## maxfinder
module maxfinder(clk, rst, start, x1, x2, x3, x4, eps, done, result);
Settings: LEC_CHECK=0, ABC_AREA=1, CAP_MARGIN=20, CORE_MARGIN=2, CORE_UTILIZATION=72, CTS_CLUSTER_DIAMETER=334, CTS_CLUSTER_SIZE=96, PLACE_DENSITY=0.43, SETUP_SLACK_MARGIN=1.63, SLEW_MARGIN=20, TNS_END_PERCENT=10; clock period 5.51 ns.
run.sh (not shown) runs the stock make flow with config.mk's settings and CLKGATE_MAP_FILE=.
Rerun with:
CORE_UTILIZATION = 64   (was 72)
SETUP_SLACK_MARGIN = default   (was 1.63)
clock period = 3.68 ns   (was 5.51 ns; I/O delays follow)
Result: This time the run completed, yet does not pass: negative setup slack. Synthesized cell count stays the same. Setup slack degrades by 1600 ps. Hold slack gains 7.0 ps. Wire length grows by 1.7%. Combinational power is higher by 64%. Area after synthesis does not change. Cell area rises by 9.3%.
Rerun with:
ABC_AREA = default   (was 1)
CORE_UTILIZATION = 65   (was 64)
CTS_CLUSTER_DIAMETER = default   (was 334)
CTS_CLUSTER_SIZE = default   (was 96)
PLACE_DENSITY = default   (was 0.43)
TNS_END_PERCENT = default   (was 10)
clock period = 5.02 ns   (was 3.68 ns; I/O delays follow)
=> The changed run ran to the end with violations: negative setup slack; via count came out lower by 2.8%; total power came out lower by 40%; routed wire length came out higher by 2.0%; core utilization came out higher by 2.3 points; cell area hardly moves.
Rerun with:
CORE_UTILIZATION = 17   (was 65)
clock period = 9.49 ns   (was 5.02 ns; I/O delays follow)
Outcome: With this change the flow went through all stages and came out clean; maximum frequency fell by roughly a tenth; count of clock-buffer cells in the layout rose by 1; die area rose to 3.7 times its value; core utilization fell by 65 points; sequential power fell by well over a third; via count fell by roughly a tenth; register-to-register slack gains 3700 ps.


maxfinder again, from the RTL that the note above started with.
clock: 5.18 ns
lec_check: 0
abc_area: 1
cap_margin: 20
core_margin: 2
core_utilization: 72
cts_cluster_diameter: 258
cts_cluster_size: 74
place_density: 0.38
setup_slack_margin: 1.51
slew_margin: 20
The first run finished but fails on negative setup slack.
==> next run, changes <==
--- a/flow/config.mk
+++ b/flow/config.mk
@@ -11,6 +11,5 @@
 export CORE_UTILIZATION = 72
-export CTS_CLUSTER_DIAMETER = 258
 export CTS_CLUSTER_SIZE = 74
-export PLACE_DENSITY = 0.38
-export SETUP_SLACK_MARGIN = 1.51
+export HOLD_SLACK_MARGIN = 0.07
+export PLACE_DENSITY_LB_ADDON = 0.27
 export SLEW_MARGIN = 20
==> flow/constraint.sdc (replaced) <==
create_clock -name core_clock -period 5.01 [get_ports {clk}]
set_input_delay 1.0020 -clock core_clock [delete_from_list [all_inputs] [get_ports {clk}]]
set_output_delay 1.0020 -clock core_clock [all_outputs]
set_load 0.01 [all_outputs]
This time the run failed in global routing (5_1_grt).
Die size does not change.
Synthesized area does not change.
Synthesized cell count is unchanged.
==> next run, changes <==
--- a/flow/config.mk
+++ b/flow/config.mk
@@ -10,6 +10,4 @@
 export CORE_MARGIN = 2
-export CORE_UTILIZATION = 72
+export CORE_UTILIZATION = 68
 export CTS_CLUSTER_SIZE = 74
-export HOLD_SLACK_MARGIN = 0.07
-export PLACE_DENSITY_LB_ADDON = 0.27
 export SLEW_MARGIN = 20
Outcome:
- With this change the flow produced a layout that fails on negative setup slack
- area after synthesis stays the same
- synthesized cell count is unchanged
- die area goes up by a few percent


## run 1
Starting RTL as in the previous note.
==> flow/config.mk <==
export PLATFORM = sky130hd
export DESIGN_NAME = maxfinder
export DESIGN_NICKNAME = maxfinder
export VERILOG_FILES = /design/flow/design.v
export SDC_FILE = /design/flow/constraint.sdc
export NUM_CORES = 4
export LEC_CHECK = 0
export CAP_MARGIN = 20
export CORE_MARGIN = 2
export CORE_UTILIZATION = 66
export SETUP_SLACK_MARGIN = 1.77
export SLEW_MARGIN = 20
==> flow/constraint.sdc <==
create_clock -name core_clock -period 6.49 [get_ports {clk}]
set_input_delay 1.2980 -clock core_clock [delete_from_list [all_inputs] [get_ports {clk}]]
set_output_delay 1.2980 -clock core_clock [all_outputs]
set_load 0.01 [all_outputs]
Run 1 ran to completion and came out clean on the timing, DRC and antenna checks.
--- input diff run 1..run 2 ---
Settings: putting CTS_CLUSTER_SIZE at 45 where nothing was set; putting PLACE_DENSITY_LB_ADDON at 0.0 where nothing was set; swapping 66 for 72 in CORE_UTILIZATION.
Notes after the runs:
Every run (run 1 and run 2) finished clean. Against run 1, run 2 reports a multi-input combinational cell area that is higher. There was hardly any difference in final layout net count between run 2 and run 1. Utilization after layout (run 2 over run 1): increase, 8.0 points. Average wire length per cell after detail routing: run 2 higher than run 1. Run 2 drops more vias than run 1. In the metrics for run 1 and run 2, the one carrying the higher worst hold slack after final layout is run 1. Comparing the two runs side by side, run 2 comes out behind run 1 on final instance area.
Modified inputs, run 3 compared to run 2
Settings: removing CTS_CLUSTER_SIZE (formerly 45); changing CORE_UTILIZATION from 72 to 40; removing PLACE_DENSITY_LB_ADDON (formerly 0.0); removing SETUP_SLACK_MARGIN (formerly 1.77); changing the clock period (ns, I/O delays scaled along) from 6.49 to 9.0.
Findings:
Across both runs, combinational power was lower for run 3 than for run 2. Going from run 2 to run 3, sequential share of layout area +1.3 points, die area +14,000 um2, synthesis-to-finish area growth -11 points. Setup slack of the critical path after layout: run 3 and run 2 compared, higher one is run 3. Taking run 2 as the reference, in run 3 number of antenna violations at the first check in global routing went down, mean instance size in the synthesized netlist stayed essentially flat.
--- input diff run 3..run 4 ---
Settings: SETUP_SLACK_MARGIN newly set to -0.88; CTS_CLUSTER_SIZE newly set to 100; CTS_CLUSTER_DIAMETER newly set to 400.
--- outcome ---
Run 4 -> run 3: multi-input combinational gate total flat. Diff run 3..run 4 | minimum clock period | unchanged. Comparing run 3 against run 4, there is no change at all in detailed placement HPWL. Run 4 -> run 3: yosys synthesis chip area flat. As far as number of flops mapped to enable cells by yosys goes, run 3 and run 4 are indistinguishable; the numbers are identical. Number of max-capacitance violations reported: run 3 vs run 4, no meaningful difference.
Relative to run 4, the following input files were edited for run 5:
Settings: an added ABC_AREA of 0; a change of SLEW_MARGIN from 20 to 0; a change of CTS_CLUSTER_SIZE from 100 to 98; a change of SETUP_SLACK_MARGIN from -0.88 to -0.17; an added TNS_END_PERCENT of 20; an added CORE_ASPECT_RATIO of 1.94; an added GPL_ROUTABILITY_DRIVEN of 0.
==> comparison <==
- Run 4 and run 5 all finish clean.
- Post-synthesis compound-gate area fraction came out exactly the same in run 4 and run 5.
- Comparing run 5 with run 4, the worst hold slack came out essentially unchanged.
- Delta(cell count after placement, run 5 - run 4) > 0
Power is estimated from default activity; no workload was simulated.
